==> flow/design.v <==
`timescale 1ns / 1ps
module rrc_filter #(
	parameter WIDTH = 9
)(
	input logic clk,
	input logic rst,
	input logic signed [WIDTH-1:0] filter_in,
	output logic signed [WIDTH-1:0] filter_out
);
	logic signed [WIDTH-1:0] shift_reg_out [0:31];
	logic signed [2*WIDTH-1:0] mul_sum [0:32];
	logic signed [23:0] acc_sum;
	integer i;
	always @(posedge clk or posedge rst) begin
		if(rst) begin
			for(i = 0; i < 32; i=i+1) begin
				shift_reg_out[i] <= 9'b0;
			end
		end
		else begin
			shift_reg_out[0] <= filter_in;
			for(i = 0; i < 31; i=i+1) begin
				shift_reg_out[i+1] <= shift_reg_out[i];
			end
		end
	end
	multiplier_9b #(.WIDTH(9)) MUL0(.mul_in(filter_in), .coefficient(9'd0), .mul_out(mul_sum[0]));
	multiplier_9b #(.WIDTH(9)) MUL1(.mul_in(shift_reg_out[0]), .coefficient(-9'd1), .mul_out(mul_sum[1]));
	multiplier_9b #(.WIDTH(9)) MUL2(.mul_in(shift_reg_out[1]), .coefficient(9'd1),.mul_out(mul_sum[2]));
	multiplier_9b #(.WIDTH(9)) MUL3(.mul_in(shift_reg_out[2]), .coefficient(9'd0),.mul_out(mul_sum[3]));
	multiplier_9b #(.WIDTH(9)) MUL4(.mul_in(shift_reg_out[3]), .coefficient(-9'd1),.mul_out(mul_sum[4]));
	multiplier_9b #(.WIDTH(9)) MUL5(.mul_in(shift_reg_out[4]), .coefficient(9'd2),.mul_out(mul_sum[5]));
	multiplier_9b #(.WIDTH(9)) MUL6(.mul_in(shift_reg_out[5]), .coefficient(9'd0),.mul_out(mul_sum[6]));
	multiplier_9b #(.WIDTH(9)) MUL7(.mul_in(shift_reg_out[6]), .coefficient(-9'd2),.mul_out(mul_sum[7]));
	multiplier_9b #(.WIDTH(9)) MUL8(.mul_in(shift_reg_out[7]), .coefficient(9'd2),.mul_out(mul_sum[8]));
	multiplier_9b #(.WIDTH(9)) MUL9(.mul_in(shift_reg_out[8]), .coefficient(9'd0),.mul_out(mul_sum[9]));
	multiplier_9b #(.WIDTH(9)) MUL10(.mul_in(shift_reg_out[9]), .coefficient(-9'd6),.mul_out(mul_sum[10]));
	multiplier_9b #(.WIDTH(9)) MUL11(.mul_in(shift_reg_out[10]), .coefficient(9'd8),.mul_out(mul_sum[11]));
	multiplier_9b #(.WIDTH(9)) MUL12(.mul_in(shift_reg_out[11]), .coefficient(9'd10),.mul_out(mul_sum[12]));
	multiplier_9b #(.WIDTH(9)) MUL13(.mul_in(shift_reg_out[12]), .coefficient(-9'd28),.mul_out(mul_sum[13]));
	multiplier_9b #(.WIDTH(9)) MUL14(.mul_in(shift_reg_out[13]), .coefficient(-9'd14),.mul_out(mul_sum[14]));
	multiplier_9b #(.WIDTH(9)) MUL15(.mul_in(shift_reg_out[14]), .coefficient(9'd111),.mul_out(mul_sum[15]));
	multiplier_9b #(.WIDTH(9)) MUL16(.mul_in(shift_reg_out[15]), .coefficient(9'd196),.mul_out(mul_sum[16]));
	multiplier_9b #(.WIDTH(9)) MUL17(.mul_in(shift_reg_out[16]), .coefficient(9'd111),.mul_out(mul_sum[17]));
	multiplier_9b #(.WIDTH(9)) MUL18(.mul_in(shift_reg_out[17]), .coefficient(-9'd14),.mul_out(mul_sum[18]));
	multiplier_9b #(.WIDTH(9)) MUL19(.mul_in(shift_reg_out[18]), .coefficient(-9'd28),.mul_out(mul_sum[19]));
	multiplier_9b #(.WIDTH(9)) MUL20(.mul_in(shift_reg_out[19]), .coefficient(9'd10),.mul_out(mul_sum[20]));
	multiplier_9b #(.WIDTH(9)) MUL21(.mul_in(shift_reg_out[20]), .coefficient(9'd8),.mul_out(mul_sum[21]));
	multiplier_9b #(.WIDTH(9)) MUL22(.mul_in(shift_reg_out[21]), .coefficient(-9'd6),.mul_out(mul_sum[22]));
	multiplier_9b #(.WIDTH(9)) MUL23(.mul_in(shift_reg_out[22]), .coefficient(9'd0),.mul_out(mul_sum[23]));
	multiplier_9b #(.WIDTH(9)) MUL24(.mul_in(shift_reg_out[23]), .coefficient(9'd2),.mul_out(mul_sum[24]));
	multiplier_9b #(.WIDTH(9)) MUL25(.mul_in(shift_reg_out[24]), .coefficient(-9'd2),.mul_out(mul_sum[25]));
	multiplier_9b #(.WIDTH(9)) MUL26(.mul_in(shift_reg_out[25]), .coefficient(9'd0),.mul_out(mul_sum[26]));
	multiplier_9b #(.WIDTH(9)) MUL27(.mul_in(shift_reg_out[26]), .coefficient(9'd2),.mul_out(mul_sum[27]));
	multiplier_9b #(.WIDTH(9)) MUL28(.mul_in(shift_reg_out[27]), .coefficient(-9'd1),.mul_out(mul_sum[28]));
	multiplier_9b #(.WIDTH(9)) MUL29(.mul_in(shift_reg_out[28]), .coefficient(9'd0),.mul_out(mul_sum[29]));
	multiplier_9b #(.WIDTH(9)) MUL30(.mul_in(shift_reg_out[29]), .coefficient(9'd1),.mul_out(mul_sum[30]));
	multiplier_9b #(.WIDTH(9)) MUL31(.mul_in(shift_reg_out[30]), .coefficient(-9'd1),.mul_out(mul_sum[31]));
	multiplier_9b #(.WIDTH(9)) MUL32(.mul_in(shift_reg_out[31]), .coefficient(9'd0),.mul_out(mul_sum[32]));
	always_comb begin : accumulate_sum
		acc_sum = mul_sum[0] + mul_sum[1] + mul_sum[2] + mul_sum[3] + mul_sum[4] + 
		mul_sum[5] + mul_sum[6] + mul_sum[7] + mul_sum[8] + mul_sum[9] + 
		mul_sum[10] + mul_sum[11] + mul_sum[12] + mul_sum[13] + mul_sum[14] + 
		mul_sum[15] + mul_sum[16] + mul_sum[17] + mul_sum[18] + mul_sum[19] + 
		mul_sum[20] + mul_sum[21] + mul_sum[22] + mul_sum[23] + mul_sum[24] + 
		mul_sum[25] + mul_sum[26] + mul_sum[27] + mul_sum[28] + mul_sum[29] + 
		mul_sum[30] + mul_sum[31] + mul_sum[32];  
	end
	logic signed [15:0] trunc_frac_sum;
	assign trunc_frac_sum = acc_sum[23:8];
	always_ff @( posedge clk or posedge rst ) begin : blockName
		if(rst) begin
			filter_out <= 0;
		end
		else if(trunc_frac_sum > 255) begin
			filter_out <= 255;
		end
		else if(trunc_frac_sum < -256) begin
			filter_out <= -256;
		end
		else begin
			filter_out <= trunc_frac_sum;
		end
	end
endmodule
module multiplier_9b #(
	parameter WIDTH = 9
)(
	input logic signed [WIDTH-1:0] mul_in,
	input logic signed [WIDTH-1:0] coefficient,
	output logic signed [2*WIDTH-1:0] mul_out
);
	assign mul_out = mul_in * coefficient;
endmodule
clock: 16.8 ns
lec_check: 0
abc_area: 1
cap_margin: 20
cell_pad_in_sites_detail_placement: 2
cell_pad_in_sites_global_placement: 1
core_aspect_ratio: 1.04
core_margin: 9
core_utilization: 30
cts_cluster_diameter: 190
gpl_routability_driven: 0
hold_slack_margin: -0.01
max_routing_layer: met4
min_routing_layer: met2
place_density: 0.42
setup_slack_margin: 0.89
slew_margin: 20
tns_end_percent: 60
run.sh (not shown) runs the stock make flow with config.mk's settings and CLKGATE_MAP_FILE=.
Rerun with:
Settings changed: ABC_AREA 1 to not set, CELL_PAD_IN_SITES_DETAIL_PLACEMENT 2 to 0, CELL_PAD_IN_SITES_GLOBAL_PLACEMENT 1 to 0, CORE_MARGIN 9 to 8, CORE_UTILIZATION 30 to 53, CTS_CLUSTER_DIAMETER 190 to not set, HOLD_SLACK_MARGIN -0.01 to not set, MIN_ROUTING_LAYER met2 to not set, SETUP_SLACK_MARGIN 0.89 to 1.72, TNS_END_PERCENT 60 to 50.
Clock period 16.8 ns to 10.4 ns, I/O delays scaled along.
Effect:
- cell count fell by about 17%
- hold slack is about the same
- wire length fell by about 26%
- area after synthesis fell by 1.1%
- sequential cell count does not change
- worst setup slack degrades by 5.4 ns
- utilization rose by 27 points
- cell area rose by about 1%
- count of clock-buffer cells in the layout fell by 9
Rerun with:
Settings changed: CELL_PAD_IN_SITES_DETAIL_PLACEMENT 0 to not set, CELL_PAD_IN_SITES_GLOBAL_PLACEMENT 0 to not set, CORE_ASPECT_RATIO 1.04 to not set, CORE_MARGIN 8 to 2, CORE_UTILIZATION 53 to 40, GPL_ROUTABILITY_DRIVEN 0 to not set, MAX_ROUTING_LAYER met4 to not set, PLACE_DENSITY 0.42 to not set, SETUP_SLACK_MARGIN 1.72 to not set, TNS_END_PERCENT 50 to not set.
Clock period 10.4 ns to 10.2 ns, I/O delays scaled along.
Outcome: The changed run finished with timing, DRC and antenna clean; sequential share of layout area barely changes; synthesized cell count stays the same; flip-flop count does not change; wire length falls by a little under a tenth; first-iteration DRC count rises by well over a third; design area barely changes; setup slack gets worse by 0.39 ns; clock skew hardly moves; worst hold slack hardly moves; via count rises slightly; cell count rises by a little under a tenth.

---

// rrc_filter: RTL as listed in full above, without the edits since
==> flow/config.mk <==
export PLATFORM = sky130hd
export DESIGN_NAME = rrc_filter
export DESIGN_NICKNAME = rrc_filter
export VERILOG_FILES = /design/flow/design.v
export SDC_FILE = /design/flow/constraint.sdc
export NUM_CORES = 4
export LEC_CHECK = 0
export ABC_AREA = 1
export CAP_MARGIN = 20
export CELL_PAD_IN_SITES_GLOBAL_PLACEMENT = 2
export CORE_ASPECT_RATIO = 0.54
export CORE_MARGIN = 2
export CORE_UTILIZATION = 40
export CTS_CLUSTER_SIZE = 31
export GPL_ROUTABILITY_DRIVEN = 0
export MIN_ROUTING_LAYER = met2
export SLEW_MARGIN = 20
==> flow/constraint.sdc <==
create_clock -name core_clock -period 10.5 [get_ports {clk}]
set_input_delay 2.1000 -clock core_clock [delete_from_list [all_inputs] [get_ports {clk}]]
set_output_delay 2.1000 -clock core_clock [all_outputs]
set_load 0.01 [all_outputs]
The starting point went through all stages and came out clean.
Change:
ABC_AREA = default   (was 1)
CELL_PAD_IN_SITES_GLOBAL_PLACEMENT = default   (was 2)
CORE_ASPECT_RATIO = default   (was 0.54)
CTS_CLUSTER_SIZE = default   (was 31)
GPL_ROUTABILITY_DRIVEN = default   (was 0)
MIN_ROUTING_LAYER = default   (was met2)
clock period = 11.6 ns   (was 10.5 ns; I/O delays follow)
Result: Sequential share of layout area went up by 0.23 points. Wire length went down by a quarter to a third. Synthesized cell count falls by a few percent. First-iteration DRC count drops by well over a third. Utilization rose by 0.12 points.

---

RTL: the design.v shown in full above, as it stands there.
clock: 8.33 ns
lec_check: 0
abc_area: 1
cap_margin: 20
core_margin: 2
core_utilization: 72
cts_cluster_diameter: 42
cts_cluster_size: 98
place_density_lb_addon: 0.16
setup_slack_margin: 2.41
slew_margin: 20
The starting point reached the layout checks and failed them: setup timing.
Then changed:
--- a/flow/config.mk
+++ b/flow/config.mk
@@ -11,6 +11,5 @@
 export CORE_UTILIZATION = 72
-export CTS_CLUSTER_DIAMETER = 42
-export CTS_CLUSTER_SIZE = 98
+export CTS_CLUSTER_SIZE = 15
 export PLACE_DENSITY_LB_ADDON = 0.16
-export SETUP_SLACK_MARGIN = 2.41
+export SETUP_SLACK_MARGIN = 1.65
 export SLEW_MARGIN = 20
==> flow/constraint.sdc (replaced) <==
create_clock -name core_clock -period 10.3 [get_ports {clk}]
set_input_delay 2.0600 -clock core_clock [delete_from_list [all_inputs] [get_ports {clk}]]
set_output_delay 2.0600 -clock core_clock [all_outputs]
set_load 0.01 [all_outputs]
Effect:
- This time the run produced a clean layout
- wire length decreases by 9.1%
- first-iteration DRC count decreases by 31%
- flip-flop count stays the same
- setup slack is better by 2.1 ns
- clock skew goes up by 0.019 ns
- die area is unchanged
- register-to-register slack gets better by 2.1 ns
- sequential share of layout area grows by 1.3 points
- design area is lower by about 5%

---

## v12
Starts from the design.v that is shown in full above.
export LEC_CHECK = 0
export CAP_MARGIN = 20
export CORE_MARGIN = 2
export CORE_UTILIZATION = 40
export SLEW_MARGIN = 20
create_clock -name core_clock -period 10.5 [get_ports {clk}]
For v19, these inputs were changed with respect to v12:
Settings: CORE_UTILIZATION now 71, was 40; the clock period (ns, I/O delays scaled along) now 8.33, was 10.5.
### Flow results
To summarise v19: no stage aborted, but the layout did not pass its checks, failing on negative setup slack. Against v12, v19 reports a sequential share of layout area that is lower. Critical path capture point = filter_out[4]$_DFF_PP0_: v19; critical path capture point = filter_out[5]$_DFF_PP0_: v12. From v12 to v19 the numbers moved as follows: number of vias in the routed layout +15%, register-to-register path setup slack fell 1.97 ns, first-pass GRT wire length climbed 19%.
The inputs of v6 differ from those of v19 as listed below.
Settings: swapping 71 for 38 in CORE_UTILIZATION; swapping 8.33 for 10.2 in the clock period (ns, I/O delays scaled along).
### Flow results
Number of core rows is higher on v6. End of the critical path = filter_out[7]$_DFF_PP0_: v6; end of the critical path = filter_out[4]$_DFF_PP0_: v19. v6 gives more number of tap instances than v19 did. Relative to v19, actual slew at the worst max-slew pin increased by 0.081 ns in v6. In summary, v6 completed successfully, with a layout that passed the timing, design-rule and antenna checks. Every stage of v19 finished as expected; the final checks, on the other hand, flagged negative setup slack, which means the layout fails. Between v19 and v6, the flow reports cell area decreasing by a few percent. Summary: with v19 as the reference, final cell count without fillers in v6 moved up by a few percent.
Input-level comparison between v25 and v6:
Settings: CORE_UTILIZATION: 38 -> 65; the clock period (ns, I/O delays scaled along): 10.2 -> 5.65.
==> results <==
v6 → v25: routing usage on met2 up 31 points, clock buffer count from CTS now sits lower, critical path's largest stage delay fell by 0.03 ns, core utilization increased 39 points, growth of design area from synthesis to finish moved up. In v25 the implementation completed, yet the final layout does not meet the checks, the culprit being negative setup slack. Re number of rows in the core area: v25 is 23% down on v6. Routed wire in v25 totals more than in v6.

---

// rrc_filter: RTL as listed in full above, without the edits since
make LEC_CHECK=0 ABC_AREA=1 CAP_MARGIN=20 CORE_MARGIN=2 CORE_UTILIZATION=72 CTS_CLUSTER_DIAMETER=200 PLACE_DENSITY_LB_ADDON=0.04 SETUP_SLACK_MARGIN=-0.56 SLEW_MARGIN=20 finish   # period 5.65 ns
The starting point finished but fails on negative setup slack.
==> next run, changes <==
Settings changed: CTS_CLUSTER_DIAMETER 200 to default, CTS_CLUSTER_SIZE from default to 15, PLACE_DENSITY_LB_ADDON 0.04 to default, SETUP_SLACK_MARGIN -0.56 to -0.71.
Clock period 5.65 ns to 7.19 ns, I/O delays scaled along.
=> The changed run produced a layout that fails on negative setup slack; area after synthesis does not change; via count went down by 6.4%; die size is unchanged; worst hold slack gets better by 0.0091 ns; sequential share of layout area went up by 0.55 points.
==> next run, changes <==
Settings changed: CTS_CLUSTER_DIAMETER from default to 205, CTS_CLUSTER_SIZE 15 to 25, PLACE_DENSITY_LB_ADDON from default to 0.05, SETUP_SLACK_MARGIN -0.71 to default.
Clock period 7.19 ns to 6.91 ns, I/O delays scaled along.
The new run finished but fails on negative setup slack.
Utilization is lower by 1.7 points.
Routed wire length is lower by a little under a tenth.
Design area is lower slightly.
Register-to-register slack got worse by 0.16 ns.
Synthesized area stays the same.
First-iteration DRC count is lower by a quarter to a third.
Count of clock-buffer cells in the layout is lower by 23.
==> next run, changes <==
Settings changed: ABC_AREA 1 to default, CTS_CLUSTER_DIAMETER 205 to default, CTS_CLUSTER_SIZE 25 to default, PLACE_DENSITY_LB_ADDON 0.05 to default.
Clock period 6.91 ns to 11.6 ns, I/O delays scaled along.
This time the run went through all stages and came out clean.
Routed wire length shrinks by 17%.
Synthesized area shrinks by 1.1%.
Die size shrinks by 1.0%.
Critical path depth shrinks by 3.
Global-route usage shrinks by 5.8 points.
Core utilization shrinks by 8.1 points.
Final area shrinks by 11%.
Sequential share of layout area grows by 2.9 points.
Via count shrinks by 16%.

---

Setup of main:
// rrc_filter: RTL as listed in full above, without the edits since
clock: 10.4 ns
lec_check: 0
cap_margin: 20
cell_pad_in_sites_detail_placement: 2
cell_pad_in_sites_global_placement: 2
core_aspect_ratio: 1.04
core_margin: 8
core_utilization: 30
gpl_routability_driven: 0
max_routing_layer: met4
place_density: 0.42
setup_slack_margin: 1.72
slew_margin: 20
tns_end_percent: 50
What the feature branch does differently from main at the input level:
Settings: a change of CELL_PAD_IN_SITES_GLOBAL_PLACEMENT from 2 to 0; a change of CORE_MARGIN from 8 to 2; a deleted PLACE_DENSITY that had been 0.42; a change of CORE_UTILIZATION from 30 to 71; an added PLACE_DENSITY_LB_ADDON of 0.06; a change of CELL_PAD_IN_SITES_DETAIL_PLACEMENT from 2 to 0.
## What came out
Sort the feature branch and main by die height asc -> top: the feature branch
The feature branch: no failed stages, no open violations at the end
main finished every stage and its layout cleared the timing, design-rule and antenna checks.
Diff main -> the feature branch: final cell count lower; clock input transition at the sequential cells of the worst setup and hold paths roughly the same; clock-buffer cell count lower; wire length lower; overall via count from detail_route higher.
The more densely filled core belongs to the feature branch, not main.
